// mips_pipeline
    module mips_pipeline(clk, rst, imem_addr, imem_rdata, dmem_addr, dmem_wdata, dmem_we, dmem_rdata);
    input clk, rst;
    output [31:0] imem_addr;
    input  [31:0] imem_rdata;
    output [31:0] dmem_addr, dmem_wdata;
    output dmem_we;
    input  [31:0] dmem_rdata;
    wire [31:0] pc, pc_incr, ID_pc_incr, pc_next, dmem_rdata_w, jump_addr, branch_addr, wd;
    wire [31:0] instr, ID_instr, IF_instr;
    wire [31:0] alu_b, b_tgt, EX_b_tgt;
    wire RegWrite, Branch, PCSrc, RegDst, MemtoReg, MemRead, MemWrite, ALUSrc, Zero, Jump, bne, ID_RegWrite;
    wire [1:0] ALUOp;
    wire [2:0] Operation;
    reg32 PC( .clk(clk), .rst(rst), .d_in(pc_next), .d_out(pc) );
    wire stay;
    wire[31:0] pc_add;
    assign imem_addr = pc;
    assign IF_instr = imem_rdata;
    Hazard hazard( .clk(clk), .rst(rst), .stay(stay), .instr(IF_instr), .instr_out(instr) );
    add32 PCADD( .a(pc), .b(32'd4), .result(pc_incr) );  
    mux2 #(32) STMUX( .sel(stay), .a(pc), .b(pc_incr), .out(pc_add) );
    mux2 #(32) PCMUX( .sel(PCSrc), .a(b_tgt), .b(pc_add), .out(branch_addr) );
  ...
For scale: roughly 5300 cells after synthesis, roughly 1600 flip-flops, ~160 I/O pins, ~72000 um2 of cells after synthesis.
Settings: LEC_CHECK=0, CAP_MARGIN=25, CELL_PAD_IN_SITES_DETAIL_PLACEMENT=1, CORE_MARGIN=10, CORE_UTILIZATION=27, CTS_CLUSTER_SIZE=31, HOLD_SLACK_MARGIN=0.27, SLEW_MARGIN=25, TNS_END_PERCENT=95; clock period 9.53 ns.
run.sh (not shown) runs the stock make flow with config.mk's settings and CLKGATE_MAP_FILE=.
The starting point produced a layout that fails on setup timing.
Then changed:
ABC_AREA = 1   (was not set)
CAP_MARGIN = 20   (was 25)
CELL_PAD_IN_SITES_DETAIL_PLACEMENT = not set   (was 1)
CORE_MARGIN = 2   (was 10)
CORE_UTILIZATION = 62   (was 27)
CTS_CLUSTER_SIZE = not set   (was 31)
HOLD_SLACK_MARGIN = not set   (was 0.27)
PLACE_DENSITY = 0.6   (was not set)
SLEW_MARGIN = 20   (was 25)
TNS_END_PERCENT = not set   (was 95)
clock period = 8.28 ns   (was 9.53 ns; I/O delays follow)
Outcome: The new run reached the layout checks and failed them: setup timing. Power came out higher by 17%. Setup slack degrades by 1.0 ns. Utilization came out higher by 38 points. Die size came out lower by 57%. Count of clock-buffer cells in the layout came out lower by 12. Cell area came out lower by 0.50%. Flip-flop count is unchanged. Routed wire length came out higher by 4.2%. Clock skew came out lower by 0.023 ns.
Then changed:
ABC_AREA = not set   (was 1)
CORE_UTILIZATION = 70   (was 62)
CTS_CLUSTER_SIZE = 25   (was not set)
PLACE_DENSITY = not set   (was 0.6)
clock period = 11.7 ns   (was 8.28 ns; I/O delays follow)
Effect: The new run produced a layout that fails on setup timing; final area falls by 4.0%; synthesized cell count falls by 36%; routed wire length falls by 18%; utilization rises by 9.0 points; hold slack improved by 0.0034 ns; area after synthesis falls by 4.0%; die area falls by 15%.
Then changed:
CAP_MARGIN = 30   (was 20)
CELL_PAD_IN_SITES_DETAIL_PLACEMENT = 1   (was not set)
CORE_UTILIZATION = 40   (was 70)
CTS_CLUSTER_SIZE = not set   (was 25)
HOLD_SLACK_MARGIN = 0.1   (was not set)
TNS_END_PERCENT = 95   (was not set)
clock period = 9.79 ns   (was 11.7 ns; I/O delays follow)
The changed run finished but fails on setup timing. Clock-buffer cell count grows by 12. Clock power rises by 24%. Via count goes down by 0.72%. Clock skew climbs by 0.010 ns. Routed wire length rises by 13%. Area after synthesis is unchanged. Worst setup slack gets worse by 1.9 ns.
Then changed:
CAP_MARGIN = 20   (was 30)
CELL_PAD_IN_SITES_DETAIL_PLACEMENT = not set   (was 1)
CORE_UTILIZATION = 60   (was 40)
HOLD_SLACK_MARGIN = 0.3   (was 0.1)
SETUP_SLACK_MARGIN = 1.71   (was not set)
TNS_END_PERCENT = not set   (was 95)
clock period = 7.67 ns   (was 9.79 ns; I/O delays follow)
Result: The changed run completed, yet does not pass: setup timing. Total power came out higher by about 27%. Core utilization increases by 23 points. Die area drops by about 33%. Combinational power went up by about 27%. Register-to-register slack loses 2.1 ns. Via count shrinks by about 1.3%. Design area goes down by 1.1%. Flip-flop count does not change. Clock-buffer cell count drops by 3. Sequential share of layout area went up by 0.59 points. Critical path depth is unchanged.

---

== run A ==
Starting RTL as in the previous note.
make LEC_CHECK=0 CAP_MARGIN=30 CELL_PAD_IN_SITES_DETAIL_PLACEMENT=1 CORE_MARGIN=2 CORE_UTILIZATION=27 CTS_CLUSTER_SIZE=31 HOLD_SLACK_MARGIN=0.27 SLEW_MARGIN=25 TNS_END_PERCENT=95 finish   # period 9.79 ns
Run A had finished all stages when the layout checks came back failing, citing setup timing.
Modified inputs, run B compared to run A
Settings: swapping 0.27 for 0.3 in HOLD_SLACK_MARGIN; swapping 95 for 40 in TNS_END_PERCENT; putting SETUP_SLACK_MARGIN at 1.71 where nothing was set; swapping 27 for 61 in CORE_UTILIZATION; swapping 31 for 41 in CTS_CLUSTER_SIZE; clearing CELL_PAD_IN_SITES_DETAIL_PLACEMENT, which used to be 1; swapping 30 for 20 in CAP_MARGIN; swapping 25 for 20 in SLEW_MARGIN; swapping 9.79 for 7.67 in the clock period (ns, I/O delays scaled along).
### Flow results
- Reported for run A and run B, compound-cell area share of the yosys netlist turned out identical to the last digit.
- Fraction of power consumed by the clock network (run B over run A): increase, 0.5 points
- Every stage of run B finished as expected; the final checks, on the other hand, flagged setup timing, which means the layout fails.
- Going from run A to run B, the final cell area excluding filler cells was found to have gone down by about 2.7%.
- Summary of run B over run A: wire length reported by the detailed router went down by about 13%; worst reg-to-reg setup slack fell by 2.07 ns.
--- input diff run B..run C ---
Settings: clearing TNS_END_PERCENT, which used to be 40; swapping 61 for 68 in CORE_UTILIZATION; putting PLACE_DENSITY at 0.37 where nothing was set; swapping 41 for 96 in CTS_CLUSTER_SIZE; clearing SETUP_SLACK_MARGIN, which used to be 1.71; putting ABC_AREA at 1 where nothing was set; clearing HOLD_SLACK_MARGIN, which used to be 0.3; swapping 7.67 for 20.6 in the clock period (ns, I/O delays scaled along).
==> results <==
Note that the number of non-clock inverters recorded for run B amounts to 0.11 times the value seen in run C.
Diff run B -> run C: post-synthesis sequential area ratio now sits lower; tightest hold margin now sits at about the same level; time the worst path needs with I/O delays and setup now sits higher.
Run C completed every stage of the flow, and the final layout passed the timing, DRC and antenna checks.
Area growth from synthesis to final layout for run C: 3.1 points down relative to run B
Re number of antenna-violating nets in the routed design: no difference whatsoever between run B and run C.
Run B → run C: total power -about 60%, fraction of power consumed by the clock network fell 1.2 points.
Taking run C as 1.0, run B lands at 0.73 on final cell count without fillers.
Compared with run B, run C shows a total of cells resized after clock tree synthesis that is 21 lower.
Input-level comparison between run D and run C:
Settings: setting GPL_TIMING_DRIVEN to 1 for the first time; setting CTS_CLUSTER_DIAMETER to 263 for the first time; removing ABC_AREA (formerly 1); removing CTS_CLUSTER_SIZE (formerly 96); changing CORE_UTILIZATION from 68 to 72; removing PLACE_DENSITY (formerly 0.37); setting MAX_ROUTING_LAYER to met4 for the first time; setting CELL_PAD_IN_SITES_GLOBAL_PLACEMENT to 0 for the first time; setting GPL_ROUTABILITY_DRIVEN to 1 for the first time; changing the clock period (ns, I/O delays scaled along) from 20.6 to 11.5.
[summary]
- The global-route usage over all layers of run D exceeds that of run C by 0.53 points.
- Run D — yosys cell count 3,008 lower, run C as reference
- Against run C, internal power component in run D rose by more than half.
- Run D has area after synthesis below what run C had.
- Run C ended up with REG_EX_MEM.aluANS_out[0] as its worst setup path endpoint; run D ended up with REG_EX_MEM.zero_out.
- Routed wire in run D totals less than in run C.
- Main logic family after synthesis = multiplexers: run D; main logic family after synthesis = AND-OR/OR-AND gates: run C
- Run D vs. run C: cell count after synthesis has decreased, highest clock frequency the design can meet shows an increase of about 27%.
- The flow completed for run D, but it is not clean: the layout still shows setup timing.
- Area share of buffers outside the clock network essentially unchanged between run D and run C.
Setup changes, run D to run E
Settings: SETUP_SLACK_MARGIN now -0.37, previously not set; HOLD_SLACK_MARGIN now -0.09, previously not set; CTS_CLUSTER_SIZE now 14, previously not set; CTS_CLUSTER_DIAMETER now 105, was 263; CORE_UTILIZATION now 70, was 72; PLACE_DENSITY_LB_ADDON now 0.06, previously not set; the clock period (ns, I/O delays scaled along) now 10.9, was 11.5.
Results
Run E -> stages 100% | layout checks FAIL | setup timing
Changes observed in run E relative to run D: post-DP HPWL now sits lower; adder and majority cell fraction of the synthesized area roughly the same.
Run E ends up with lower global-route usage than run D does.
Portion of the clock cycle consumed by the worst path in the final layout was higher in the run labelled run E.
Count of inserted antenna diode cells ends up lower on run E.
In the reports for run E and run D, the larger number of buffers inserted during clock tree synthesis belongs to run D.

---

Starting RTL as in the previous note.
// mips_pipeline
    module mips_pipeline(clk, rst, imem_addr, imem_rdata, dmem_addr, dmem_wdata, dmem_we, dmem_rdata);
    input clk, rst;
    output [31:0] imem_addr;
    input  [31:0] imem_rdata;
    output [31:0] dmem_addr, dmem_wdata;
    output dmem_we;
    input  [31:0] dmem_rdata;
    wire [31:0] pc, pc_incr, ID_pc_incr, pc_next, dmem_rdata_w, jump_addr, branch_addr, wd;
    wire [31:0] instr, ID_instr, IF_instr;
    wire [31:0] alu_b, b_tgt, EX_b_tgt;
    wire RegWrite, Branch, PCSrc, RegDst, MemtoReg, MemRead, MemWrite, ALUSrc, Zero, Jump, bne, ID_RegWrite;
    wire [1:0] ALUOp;
    wire [2:0] Operation;
    reg32 PC( .clk(clk), .rst(rst), .d_in(pc_next), .d_out(pc) );
    wire stay;
    wire[31:0] pc_add;
    assign imem_addr = pc;
    assign IF_instr = imem_rdata;
    Hazard hazard( .clk(clk), .rst(rst), .stay(stay), .instr(IF_instr), .instr_out(instr) );
    add32 PCADD( .a(pc), .b(32'd4), .result(pc_incr) );  
    mux2 #(32) STMUX( .sel(stay), .a(pc), .b(pc_incr), .out(pc_add) );
    mux2 #(32) PCMUX( .sel(PCSrc), .a(b_tgt), .b(pc_add), .out(branch_addr) );
    mux2 #(32) JMUX( .sel(Jump), .a(jump_addr), .b(branch_addr), .out(pc_next) );
      reg_IF_ID REG_IF_ID( .clk(clk), .rst(rst), .pc_incr(pc_incr), .instr(instr), .pc_incr_out(ID_pc_incr),   .instr_out(ID_instr));
    wire [1:0] EX_ALUOp;
    wire [5:0] opcode;
    wire [4:0] rs, rt, rd, wn;
    wire [15:0] immed;
    wire [25:0] jumpoffset;
    wire [31:0] ext_immed, EX_pc_incr, EX_instr;
    wire [31:0] rd1, rd2;
  ...
clock: 11.7 ns
lec_check: 0
cap_margin: 20
cell_pad_in_sites_global_placement: 0
core_margin: 2
core_utilization: 72
cts_cluster_diameter: 32
cts_cluster_size: 33
gpl_routability_driven: 1
gpl_timing_driven: 1
hold_slack_margin: -0.08
max_routing_layer: met4
place_density: 0.4
setup_slack_margin: 2.25
slew_margin: 20
The baseline completed, yet does not pass: setup timing.
Rerun with:
Settings changed: CORE_UTILIZATION 72 to 70, CTS_CLUSTER_DIAMETER 32 to 263, CTS_CLUSTER_SIZE 33 to not set, HOLD_SLACK_MARGIN -0.08 to -0.09, PLACE_DENSITY 0.4 to not set, PLACE_DENSITY_LB_ADDON set to 0.06, SETUP_SLACK_MARGIN 2.25 to 1.64.
Clock period 11.7 ns to 10.9 ns, I/O delays scaled along.
After rerunning: The changed run ran to the end with violations: setup timing; register-to-register slack got worse by 0.73 ns; synthesized cell count does not change; power fell by 7.7%; via count goes down by 7.9%; count of clock-buffer cells in the layout falls by 75; cell area went down by 4.0%; area after synthesis does not change; wire length came out lower by 13%.
Rerun with:
Settings changed: CELL_PAD_IN_SITES_GLOBAL_PLACEMENT 0 to not set, CORE_UTILIZATION 70 to 40, CTS_CLUSTER_DIAMETER 263 to not set, GPL_ROUTABILITY_DRIVEN 1 to not set, GPL_TIMING_DRIVEN 1 to not set, HOLD_SLACK_MARGIN -0.09 to not set, MAX_ROUTING_LAYER met4 to not set, PLACE_DENSITY set to 0.6, PLACE_DENSITY_LB_ADDON 0.06 to not set, SETUP_SLACK_MARGIN 1.64 to not set.
Clock period 10.9 ns to 14.6 ns, I/O delays scaled along.
Result: With this change the flow finished with timing, DRC and antenna clean; count of clock-buffer cells in the layout goes up by 19; fmax goes down by 7.9%; sequential power goes down by 25%; synthesized cell count does not change; power goes down by 24%.

---

try-fjord:
mips_pipeline again, from the RTL that the note above started with.
// mips_pipeline
    module mips_pipeline(clk, rst, imem_addr, imem_rdata, dmem_addr, dmem_wdata, dmem_we, dmem_rdata);
==> flow/config.mk <==
export PLATFORM = sky130hd
export DESIGN_NAME = mips_pipeline
export DESIGN_NICKNAME = mips_pipeline
export VERILOG_FILES = /design/flow/design.v
export SDC_FILE = /design/flow/constraint.sdc
export NUM_CORES = 4
export LEC_CHECK = 0
export ABC_AREA = 0
export CAP_MARGIN = 20
export CELL_PAD_IN_SITES_GLOBAL_PLACEMENT = 0
export CORE_MARGIN = 2
export CORE_UTILIZATION = 72
export CTS_CLUSTER_DIAMETER = 314
export GPL_ROUTABILITY_DRIVEN = 1
export GPL_TIMING_DRIVEN = 1
export MAX_ROUTING_LAYER = met4
export PLACE_DENSITY = 0.41
export SETUP_SLACK_MARGIN = 3.41
export SLEW_MARGIN = 20
==> flow/constraint.sdc <==
create_clock -name core_clock -period 11.5 [get_ports {clk}]
set_input_delay 2.3000 -clock core_clock [delete_from_list [all_inputs] [get_ports {clk}]]
set_output_delay 2.3000 -clock core_clock [all_outputs]
set_load 0.01 [all_outputs]
Every stage of try-fjord finished as expected; the final checks, on the other hand, flagged negative setup slack, which means the layout fails.
The inputs of try-willow differ from those of try-fjord as listed below.
- ABC_AREA: 0 -> 1
- SETUP_SLACK_MARGIN: 3.41 -> unset
==> results <==
What the final checks of try-willow revealed, after a flow that finished every stage, was a layout that fails on negative setup slack. Diff try-willow and try-fjord: final weighted congestion in routability-driven placement higher in try-fjord. try-willow against try-fjord: sequential share of the synthesized area down 2.3 points; period utilization down 1.0 points; vertical die size up 6.5 um. From try-fjord to try-willow the numbers moved as follows: arrival time at the worst endpoint fell 180 ps, wire length rose about 20%, cell area rose about 3%.
> inputs changed (try-willow -> try-delta)
- putting HOLD_SLACK_MARGIN at 0.21 where nothing was set
- clearing ABC_AREA, which used to be 1
- swapping 0.41 for 0.4 in PLACE_DENSITY
- putting CTS_CLUSTER_SIZE at 33 where nothing was set
- swapping 314 for 32 in CTS_CLUSTER_DIAMETER
- putting SETUP_SLACK_MARGIN at 2.09 where nothing was set
- swapping 11.5 for 8.18 in the clock period (ns, I/O delays scaled along)
Notes after the runs:
try-delta completed end to end; final checks failed (negative setup slack). The layout from try-willow, despite a flow that completed every stage, fails the layout checks, with the failing checks listed as negative setup slack. try-delta against try-willow: post-route worst hold slack down 19 ps; post-synth area from yosys stat down about 4%; number of antenna violations at the first check in global routing down 7; number of setup violations in the final report up 10. NOTE: worst path setup slack after routing in try-delta falls short of that of try-willow. Compared with try-willow, try-delta shows via count of the first global-routing pass that has gone down by more than 10%. Data arrival time of the critical path for try-delta: 450 ps up relative to try-willow. When the final numbers for try-delta and try-willow were put side by side, the relative slew slack turned out to be greater in try-delta.
## Diff of input files: try-indigo against try-delta
- ABC_AREA: unset -> 0
- HOLD_SLACK_MARGIN: 0.21 -> unset
- CTS_CLUSTER_DIAMETER: 32 -> 314
- PLACE_DENSITY: 0.4 -> unset
- SETUP_SLACK_MARGIN: 2.09 -> 3.29
- PLACE_DENSITY_LB_ADDON: unset -> 0.04
- CTS_CLUSTER_SIZE: 33 -> unset
- the clock period (ns, I/O delays scaled along): 8.18 -> 11.5
==> results <==
Ran to the end and failed final checks on negative setup slack: try-indigo.
Compared with try-delta, try-indigo shows a via count that is 9.0% lower.
Looking at cell area after layout across both flows, try-indigo is the stronger of the two, with try-delta trailing.
From try-delta to try-indigo, area after synthesis did not move at all.
Row global-route usage: try-indigo lower / try-delta higher
Setup changes, try-indigo to try-cedar
- CORE_UTILIZATION: 72 -> 40
- GPL_ROUTABILITY_DRIVEN: 1 -> unset
- MAX_ROUTING_LAYER: met4 -> unset
- SETUP_SLACK_MARGIN: 3.29 -> 4.01
- ABC_AREA: 0 -> unset
- PLACE_DENSITY: unset -> 0.6
- GPL_TIMING_DRIVEN: 1 -> unset
- CELL_PAD_IN_SITES_GLOBAL_PLACEMENT: 0 -> unset
- PLACE_DENSITY_LB_ADDON: 0.04 -> unset
- CTS_CLUSTER_DIAMETER: 314 -> unset
- the clock period (ns, I/O delays scaled along): 11.5 -> 14.6
==> comparison <==
Although try-indigo finished all stages, its layout failed final checks on negative setup slack.
Having completed the whole flow, try-cedar delivered a layout that passed the timing, DRC and antenna checks.
When the final numbers for try-cedar and try-indigo were put side by side, the layout-stage area growth over the synthesis result turned out to be greater in try-cedar.
The estimated power of try-cedar ends up lower than the estimate for try-indigo.
[compare] base=try-indigo new=try-cedar: estimated wirelength of the detail-placed design +about 9%, number of standard cells in the final layout excluding fillers +16%, combinational cell fraction of total power -0.9 points, die extent in x +34%, slack of the critical path +2810 ps.
Going from try-indigo to try-cedar, total die area grew by more than half.
Total routing usage reported by global routing | try-cedar below try-indigo
Power figures rest on the tool's default switching activity, not on a simulated workload.
